==> 02-10 <==
// cpu_core
module cpu_core(
    input clk,
    input rst,
	 output [5:0] pc_out,
	 input [15:0] instr_out,
	 input [15:0] mem_Data_in,
	 output mem_wr,
	 output mem_rd,
	 output [15:0] reg_Data_2,
	 output [5:0] data_mem_address
    );
export LEC_CHECK = 0
export ABC_AREA = 1
export CAP_MARGIN = 20
export CORE_MARGIN = 2
export CORE_UTILIZATION = 72
export CTS_CLUSTER_DIAMETER = 374
export CTS_CLUSTER_SIZE = 99
export SETUP_SLACK_MARGIN = 0.87
export SLEW_MARGIN = 20
create_clock -name core_clock -period 6.43 [get_ports {clk}]
run.sh (not shown) runs the stock make flow with config.mk's settings and CLKGATE_MAP_FILE=.
==> 07-26: changes against 02-10 <==
Settings changed: ABC_AREA 1 to default, CTS_CLUSTER_DIAMETER 374 to 201, CTS_CLUSTER_SIZE 99 to 31, SETUP_SLACK_MARGIN 0.87 to -0.56.
==> flow/constraint.sdc (replaced) <==
create_clock -name core_clock -period 7.51 [get_ports {clk}]
set_input_delay 1.5020 -clock core_clock [delete_from_list [all_inputs] [get_ports {clk}]]
set_output_delay 1.5020 -clock core_clock [all_outputs]
set_load 0.01 [all_outputs]
==> 05-07: changes against 02-10 <==
Settings changed: ABC_AREA 1 to default, CELL_PAD_IN_SITES_GLOBAL_PLACEMENT from default to 3, CORE_UTILIZATION 72 to 48, CTS_CLUSTER_DIAMETER 374 to default, CTS_CLUSTER_SIZE 99 to default, MIN_ROUTING_LAYER from default to met2, PLACE_DENSITY_LB_ADDON from default to 0.23, SETUP_SLACK_MARGIN 0.87 to default, SLEW_MARGIN 20 to 30, TNS_END_PERCENT from default to 95.
==> flow/constraint.sdc (replaced) <==
create_clock -name core_clock -period 14.1 [get_ports {clk}]
set_input_delay 2.8200 -clock core_clock [delete_from_list [all_inputs] [get_ports {clk}]]
set_output_delay 2.8200 -clock core_clock [all_outputs]
set_load 0.01 [all_outputs]
==> results.sh <==
# yosys + openroad results
export IMPL_status="stopped before the end"
export IMPL_haltStage="clock tree synthesis (4_1_cts)"
export IMPL_error_line="[ERROR DPL-0033] detailed placement checks failed during check placement."
export IMPL_syn_avg_cell_area_um2=6.35
export IMPL_placed_cells=4408
[end of results for 02-10]
==> results.sh <==
# yosys + openroad results
export IMPL_status="stopped before the end"
export IMPL_error_line="[ERROR GRT-0232] Routing congestion too high. Check the congestion heatmap in the GUI."
export IMPL_compound_area_frac=0.220
export IMPL_port_buffers=63
export IMPL_synthCells=2583
export IMPL_ys_seq_frac=0.294
export IMPL_haltStage="global routing (5_1_grt)"
export IMPL_synthMuxAreaShare=0.0883
[end of results for 07-26]
==> results.sh <==
# yosys + openroad results
export IMPL_error_line="[ERROR FLW-0024] Place density exceeds 1.0 (current PLACE_DENSITY_LB_ADDON =  0.23). Please check if the value of  PLACE_DENSITY_LB_ADDON is between 0 and 0.99."
export IMPL_haltStage="global placement without I/O (3_1_place_gp_skip_io)"
export IMPL_syn_avg_cell_area_um2=8.63
export IMPL_status="stopped before the end"
export IMPL_synthFlopType="dfrtp_1"
[end of results for 05-07]

---

==> v10: inputs <==
cpu_core again, from the RTL that the note above started with.
make LEC_CHECK=0 ABC_AREA=1 CAP_MARGIN=20 CORE_MARGIN=2 CORE_UTILIZATION=70 CTS_CLUSTER_DIAMETER=259 CTS_CLUSTER_SIZE=32 HOLD_SLACK_MARGIN=0.29 SETUP_SLACK_MARGIN=-0.68 SLEW_MARGIN=20 finish   # period 7.38 ns
==> inputs of v18, as changes to v10 <==
==> flow/config.mk (replaced) <==
export PLATFORM = sky130hd
export DESIGN_NAME = cpu_core
export DESIGN_NICKNAME = cpu_core
export VERILOG_FILES = /design/flow/design.v
export SDC_FILE = /design/flow/constraint.sdc
export NUM_CORES = 4
export LEC_CHECK = 0
export CAP_MARGIN = 20
export CORE_MARGIN = 2
export CORE_UTILIZATION = 9
export SLEW_MARGIN = 20
==> flow/constraint.sdc (replaced) <==
create_clock -name core_clock -period 16.8 [get_ports {clk}]
set_input_delay 3.3600 -clock core_clock [delete_from_list [all_inputs] [get_ports {clk}]]
set_output_delay 3.3600 -clock core_clock [all_outputs]
set_load 0.01 [all_outputs]
==> qor summary <==
quantity	v10	v18
Chip Area, Yosys	22,600 sq um	22,300 sq um
Floorplan core area	31,640 sq um	246,200 sq um
Post-synthesis cell type count	50	108
Top cell area share	29.01%	29.41%
Num CTS Buffers	12	30
Die H	183.7 um	501.7 um
Simple-gate share of the synthesized area	41.94%	17.07%
Multiplexer fraction of the synthesized cell area	0%	8.827%
Chip Footprint	33,740 sq um	251,700 sq um
Nets in the synthesized netlist	3,776	2,801
Parity-gate share of the synthesized area counting xor and xnor cells	0.7750%	2.088%
Placer's final routability congestion estimate	1.246	0.9824
Number of cells in Yosys stat	3,558	2,583
Post-synthesis adder-cell area fraction	12.91%	13.09%
Yosys aoi share	6.781%	21.98%
Cell area after placement	26,460 sq um	26,590 sq um
Post-cts gate resize count	99	0
Run status	stopped before the end	finished clean
Failing step	global routing	-
DP Worst Slack	-1.891 ns	3.127 ns
Syn Inst Count	3,558	2,583
Register area share after synthesis	29.01%	29.41%
